==> flow/design.v <==
`timescale 1ns / 1ps
module skin_detection(
    input clk,
    input n_rst,
    input [23:0] i_vid_data,
    input i_vid_hsync,
    input i_vid_vsync,
    input i_vid_VDE,
    input [3:0] sw,
    output reg [23:0] o_vid_data,
    output reg o_vid_hsync,
    output reg o_vid_vsync,
    output reg o_vid_VDE
);
    localparam [7:0] skin_y = 8'd80;
    localparam [7:0] skin_cb_min = 8'd70;  
    localparam [7:0] skin_cb_max = 8'd135;  
    localparam [7:0] skin_cr_min = 8'd120;  
    localparam [7:0] skin_cr_max = 8'd180;   
    reg signed [8:0] y, ytemp;
    reg signed [8:0] cb;
    reg signed [8:0] cr;
    reg signed [8:0] rtemp,gtemp,btemp, rtemp2, gtemp2, btemp2;
    localparam [7:0] r  = 8'd255;
    localparam [7:0] g = 8'd0;
    localparam [7:0] b = 8'd255;
    wire [7:0] red, green, blue;
    assign {red, blue, green} = i_vid_data;
    wire hsync = i_vid_hsync;
    wire vsync = i_vid_vsync;
    wire VDE = i_vid_VDE;
    always @(posedge clk) begin
        if(sw == 4'd1) begin
        ytemp <= 16+ (256*red+green*645+blue*98)/1000;
        cb <= (577*(btemp-ytemp))/1000+128;
        cr <= (713*(rtemp-ytemp))/1000+128;
        y <= ytemp;
        rtemp <= red;
        gtemp <= green;
        btemp <= blue;
        rtemp2 <= rtemp;
        gtemp2 <= gtemp;
        btemp2 <= btemp;
        if(y > skin_y && skin_cb_min < cb && skin_cb_max > cb && skin_cr_min < cr && skin_cr_max > cr) begin
            o_vid_data[23:16] <= rtemp2;
            o_vid_data[15:8] <= btemp2;
            o_vid_data[7:0] <= gtemp2;
        end else begin
            o_vid_data[23:16] <= r;
            o_vid_data[15:8] <= b;
            o_vid_data[7:0] <= g;
        end
        o_vid_hsync <=  hsync;
        o_vid_vsync <=  vsync;
        o_vid_VDE <=  VDE;
    end
    end
endmodule
`timescale 1ns / 1ps
module inversion(
    input clk,
    input n_rst,
    input [23:0] i_vid_data,
    input i_vid_hsync,
    input i_vid_vsync,
    input i_vid_VDE,
    input [3:0] sw,
    output reg [23:0] o_vid_data,
    output reg o_vid_hsync,
    output reg o_vid_vsync,
    output reg o_vid_VDE
);
    wire [7:0] red, green, blue;
    assign {red, green, blue} = i_vid_data;
 always @(posedge clk) begin
        if(sw == 4'd2) begin
            o_vid_data[23:16] <= 255-red;
            o_vid_data[15:8] <= 255-green;
            o_vid_data[7:0] <= 255-blue;
        end
        o_vid_hsync <= i_vid_hsync;
        o_vid_vsync <=  i_vid_vsync;
        o_vid_VDE <=  i_vid_VDE;
        end
endmodule
`timescale 1ns / 1ps
module position(
input clk,
    input n_rst,
    input [23:0] i_vid_data,
    input i_vid_hsync,
    input i_vid_vsync,
    input i_vid_VDE,
    input [3:0] sw,
    output reg [23:0] o_vid_data,
    output reg o_vid_hsync,
    output reg o_vid_vsync,
    output reg o_vid_VDE
);
    wire [7:0] red, green, blue;
    reg [16:0] vcount, hcount;
    reg [16:0] vcount_q, hcount_q;
    assign {red, blue, green} = i_vid_data;
    always @* begin
        hcount = hcount_q;
        vcount = vcount_q;
        if(!n_rst) begin
            hcount = 0;
            vcount = 0;
        end else
            if(i_vid_VDE) begin
        if(hcount_q>=16'd1919) begin
            hcount = 0;
            if(vcount_q>=16'd1079)
                vcount =0;
         else vcount = vcount_q +1;
    end else hcount = hcount_q +1;
    end
    end
    always @(posedge clk) begin
        hcount_q <= hcount;
        vcount_q <= vcount;
    end
    wire [7:0] grey = (3*red)/100 + (59*green)/100 + (11*blue)/100;
     always @(posedge clk) begin
           if(sw == 4'd3) begin
             if (hcount > 200 && hcount < 800) begin
                o_vid_data[23:16] <= grey;
                 o_vid_data[15:8] <= grey; 
                 o_vid_data[7:0] <= grey;         
           end
           else
             o_vid_data <= i_vid_data;
           end
           o_vid_hsync <= i_vid_hsync;
           o_vid_vsync <=  i_vid_vsync;
           o_vid_VDE <=  i_vid_VDE;
           end
endmodule
`timescale 1ns / 1ps
module colour_change #
(
    parameter DATA_WIDTH = 24  
)
(
    input  wire                   clk,
    input  wire                   n_rst,
    input  wire [DATA_WIDTH-1:0] i_vid_data,
    input  wire                  i_vid_hsync,
    input  wire                  i_vid_vsync,
    input  wire                  i_vid_VDE,
    output reg [DATA_WIDTH-1:0] o_vid_data,
    output reg                  o_vid_hsync,
    output reg                  o_vid_vsync,
    output reg                  o_vid_VDE,
    input wire [3:0] btn,
    input wire [3:0] sw,
    output wire [3:0] led 
);
 assign led = 4'd0;
 wire [23:0] out1, out2,out3;
   wire hsync, vsync, vde, hsync2, vsync2, vde2, hsync3, vsync3, vde3;
   always@* begin
       case(sw)
           4'd1:begin o_vid_data=out1;
           o_vid_hsync = hsync;
           o_vid_vsync = vsync;
           o_vid_VDE = vde;
           end
           4'd2: begin 
            o_vid_data=out2;
            o_vid_hsync = hsync2;
            o_vid_vsync = vsync2;
            o_vid_VDE = vde2;
           end
           4'd3: begin 
           o_vid_data=out3;
           o_vid_hsync = hsync3;
           o_vid_vsync = vsync3;
           o_vid_VDE = vde3;
          end
          default: begin
           o_vid_data=i_vid_data;
           o_vid_hsync = i_vid_hsync;
           o_vid_vsync = i_vid_vsync;
           o_vid_VDE = i_vid_VDE;
           end
       endcase
   end
   skin_detection skin(.clk(clk), .n_rst(n_rst), .i_vid_data(i_vid_data), .i_vid_hsync(i_vid_hsync), .i_vid_vsync(i_vid_vsync), .i_vid_VDE(i_vid_VDE), .o_vid_data(out1), .o_vid_hsync(hsync), .o_vid_vsync(vsync), .o_vid_VDE(vde), .sw(sw));
   inversion inverse(.clk(clk), .n_rst(n_rst), .i_vid_data(i_vid_data), .i_vid_hsync(i_vid_hsync), .i_vid_vsync(i_vid_vsync), .i_vid_VDE(i_vid_VDE), .o_vid_data(out2), .o_vid_hsync(hsync2), .o_vid_vsync(vsync2), .o_vid_VDE(vde2), .sw(sw));
   position pos(.clk(clk), .n_rst(n_rst), .i_vid_data(i_vid_data), .i_vid_hsync(i_vid_hsync), .i_vid_vsync(i_vid_vsync), .i_vid_VDE(i_vid_VDE), .o_vid_data(out3), .o_vid_hsync(hsync3), .o_vid_vsync(vsync3), .o_vid_VDE(vde3), .sw(sw));
endmodule
clock: 10.1 ns
lec_check: 0
abc_area: 0
cap_margin: 20
cell_pad_in_sites_detail_placement: 2
core_aspect_ratio: 1.64
core_margin: 7
core_utilization: 46
cts_cluster_diameter: 398
gpl_routability_driven: 0
gpl_timing_driven: 0
place_density_lb_addon: 0.29
setup_slack_margin: 2.19
slew_margin: 35
tns_end_percent: 85
run.sh (not shown) runs the stock make flow with config.mk's settings and CLKGATE_MAP_FILE=.
The baseline never finished: it broke off in clock tree synthesis (4_1_cts).
Next try:
Settings changed: ABC_AREA 0 to unset, CELL_PAD_IN_SITES_DETAIL_PLACEMENT 2 to unset, CORE_ASPECT_RATIO 1.64 to 0.65, CORE_MARGIN 7 to 2, CORE_UTILIZATION 46 to 40, CTS_CLUSTER_DIAMETER 398 to unset, GPL_ROUTABILITY_DRIVEN 0 to unset, PLACE_DENSITY_LB_ADDON 0.29 to unset, SETUP_SLACK_MARGIN 2.19 to unset, SLEW_MARGIN 35 to 20, TNS_END_PERCENT 85 to unset.
Clock period 10.1 ns to 20.0 ns, I/O delays scaled along.
Effect: This time the run ran to the end with no violations. Area after synthesis does not change. Die area came out higher by a few percent. Synthesized cell count does not change.

* * *

RTL: the design.v shown in full above, as it stands there.
clock: 12.2 ns
lec_check: 0
abc_area: 1
cap_margin: 0
core_margin: 2
core_utilization: 72
setup_slack_margin: -0.76
slew_margin: 20
The first run reached the layout checks and failed them: setup timing.
==> next run, changes <==
CAP_MARGIN = 20   (was 0)
SETUP_SLACK_MARGIN = unset   (was -0.76)
clock period = 22.0 ns   (was 12.2 ns; I/O delays follow)
Result:
- The new run completed without violations
- synthesized cell count is unchanged
- wire length went down by 29%
- via count went down by 16%
- first-iteration DRC count went down by 51%
==> next run, changes <==
ABC_AREA = unset   (was 1)
CORE_UTILIZATION = 40   (was 72)
clock period = 18.1 ns   (was 22.0 ns; I/O delays follow)
Effect: Cell count grows by about 7%; hold slack is worse by 6.1 ps; final area went up by 9.5%; global-route usage fell by 12 points; synthesized area goes up by 8.1%; register-to-register slack gets worse by 7100 ps; non-clock buffer count went up by 31; setup slack is worse by 4000 ps.
==> next run, changes <==
CORE_UTILIZATION = 68   (was 40)
Effect: Sequential share of layout area increases by 0.24 points; final cell count decreases by 8.6%; count of clock-buffer cells in the layout decreases by 1; cell area decreases by 1.3%; worst hold slack improved by 3.8 ps; die area decreases by 41%; register-to-register slack hardly moves.
==> next run, changes <==
ABC_AREA = 1   (was unset)
CORE_UTILIZATION = 72   (was 68)
clock period = 13.4 ns   (was 18.1 ns; I/O delays follow)
What happened: Routed wire length came out lower by about 10%; via count came out lower by 8.6%; count of clock-buffer cells in the layout is unchanged; cell count came out higher by about 6%; final area came out lower by about 1.2%; non-clock buffer count came out higher by 99; utilization came out higher by 9.0 points.
==> next run, changes <==
CTS_CLUSTER_DIAMETER = 223   (was unset)
PLACE_DENSITY = 0.36   (was unset)
SETUP_SLACK_MARGIN = 1.55   (was unset)
Result: The changed run ended with an error in global routing. Die area does not change. Synthesized cell count does not change. Area after synthesis is unchanged.

* * *

Starts from the design.v that is shown in full above.
Settings: LEC_CHECK=0, ABC_AREA=0, CAP_MARGIN=20, CELL_PAD_IN_SITES_DETAIL_PLACEMENT=2, CORE_ASPECT_RATIO=1.64, CORE_MARGIN=2, CORE_UTILIZATION=46, CTS_CLUSTER_DIAMETER=398, GPL_ROUTABILITY_DRIVEN=0, GPL_TIMING_DRIVEN=0, HOLD_SLACK_MARGIN=0.29, SETUP_SLACK_MARGIN=2.19, SLEW_MARGIN=35, TNS_END_PERCENT=85; clock period 10.1 ns.
The first run stopped in 4_1_cts.
Edit:
==> flow/config.mk (replaced) <==
export PLATFORM = sky130hd
export DESIGN_NAME = colour_change
export DESIGN_NICKNAME = colour_change
export VERILOG_FILES = /design/flow/design.v
export SDC_FILE = /design/flow/constraint.sdc
export NUM_CORES = 4
export LEC_CHECK = 0
export CAP_MARGIN = 20
export CORE_MARGIN = 2
export CORE_UTILIZATION = 19
export SLEW_MARGIN = 20
==> flow/constraint.sdc (replaced) <==
create_clock -name core_clock -period 22.0 [get_ports {clk}]
set_input_delay 4.4000 -clock core_clock [delete_from_list [all_inputs] [get_ports {clk}]]
set_output_delay 4.4000 -clock core_clock [all_outputs]
set_load 0.01 [all_outputs]
- This time the run passed the timing, DRC and antenna checks
- area after synthesis stays the same
- synthesized cell count is unchanged
- die size went up by about 140%
Edit:
--- a/flow/config.mk
+++ b/flow/config.mk
@@ -6,6 +6,9 @@
 export NUM_CORES = 4
 export LEC_CHECK = 0
+export ABC_AREA = 1
 export CAP_MARGIN = 20
 export CORE_MARGIN = 2
-export CORE_UTILIZATION = 19
+export CORE_UTILIZATION = 72
+export CTS_CLUSTER_DIAMETER = 184
+export CTS_CLUSTER_SIZE = 98
 export SLEW_MARGIN = 20
==> flow/constraint.sdc (replaced) <==
create_clock -name core_clock -period 13.4 [get_ports {clk}]
set_input_delay 2.6800 -clock core_clock [delete_from_list [all_inputs] [get_ports {clk}]]
set_output_delay 2.6800 -clock core_clock [all_outputs]
set_load 0.01 [all_outputs]
Via count came out lower by 5.1%.
Sequential cell count does not change.
Non-clock buffer count grows by 116.
Sequential share of layout area came out higher by 1.1 points.
Edit:
--- a/flow/config.mk
+++ b/flow/config.mk
@@ -6,9 +6,6 @@
 export NUM_CORES = 4
 export LEC_CHECK = 0
-export ABC_AREA = 1
 export CAP_MARGIN = 20
 export CORE_MARGIN = 2
-export CORE_UTILIZATION = 72
-export CTS_CLUSTER_DIAMETER = 184
-export CTS_CLUSTER_SIZE = 98
+export CORE_UTILIZATION = 40
 export SLEW_MARGIN = 20
==> flow/constraint.sdc (replaced) <==
create_clock -name core_clock -period 20.0 [get_ports {clk}]
set_input_delay 4.0000 -clock core_clock [delete_from_list [all_inputs] [get_ports {clk}]]
set_output_delay 4.0000 -clock core_clock [all_outputs]
set_load 0.01 [all_outputs]
After rerunning: Non-clock buffer count came out lower by 116. Area after synthesis came out higher by 8.1%. Setup slack improves by 1800 ps. Via count came out higher by 3.7%.
Edit:
--- a/flow/config.mk
+++ b/flow/config.mk
@@ -6,6 +6,14 @@
 export NUM_CORES = 4
 export LEC_CHECK = 0
-export CAP_MARGIN = 20
+export CAP_MARGIN = 5
+export CELL_PAD_IN_SITES_DETAIL_PLACEMENT = 1
+export CORE_ASPECT_RATIO = 0.65
 export CORE_MARGIN = 2
 export CORE_UTILIZATION = 40
-export SLEW_MARGIN = 20
+export CTS_CLUSTER_SIZE = 40
+export GPL_ROUTABILITY_DRIVEN = 1
+export GPL_TIMING_DRIVEN = 0
+export HOLD_SLACK_MARGIN = -0.09
+export SETUP_SLACK_MARGIN = 5.0
+export SLEW_MARGIN = 25
+export TNS_END_PERCENT = 90
After rerunning: The new run passed the timing, DRC and antenna checks; global-route usage goes up by 5.8 points; area after synthesis does not change; clock skew goes up by 18 ps; design area goes up by 21%; die area stays flat.
Edit:
==> flow/config.mk (replaced) <==
export PLATFORM = sky130hd
export DESIGN_NAME = colour_change
export DESIGN_NICKNAME = colour_change
export VERILOG_FILES = /design/flow/design.v
export SDC_FILE = /design/flow/constraint.sdc
export NUM_CORES = 4
export LEC_CHECK = 0
export ABC_AREA = 0
export CAP_MARGIN = 20
export CORE_MARGIN = 2
export CORE_UTILIZATION = 25
export CTS_CLUSTER_DIAMETER = 281
export CTS_CLUSTER_SIZE = 99
export HOLD_SLACK_MARGIN = 0.28
export PLACE_DENSITY = 0.82
export SLEW_MARGIN = 20
The changed run passed the timing, DRC and antenna checks.
Sequential share of layout area is higher by 2.7 points.
Non-clock buffer count goes down by 365.
Clock skew fell by 8.6 ps.
Wire length came out lower by 32%.
Die size rises by 59%.
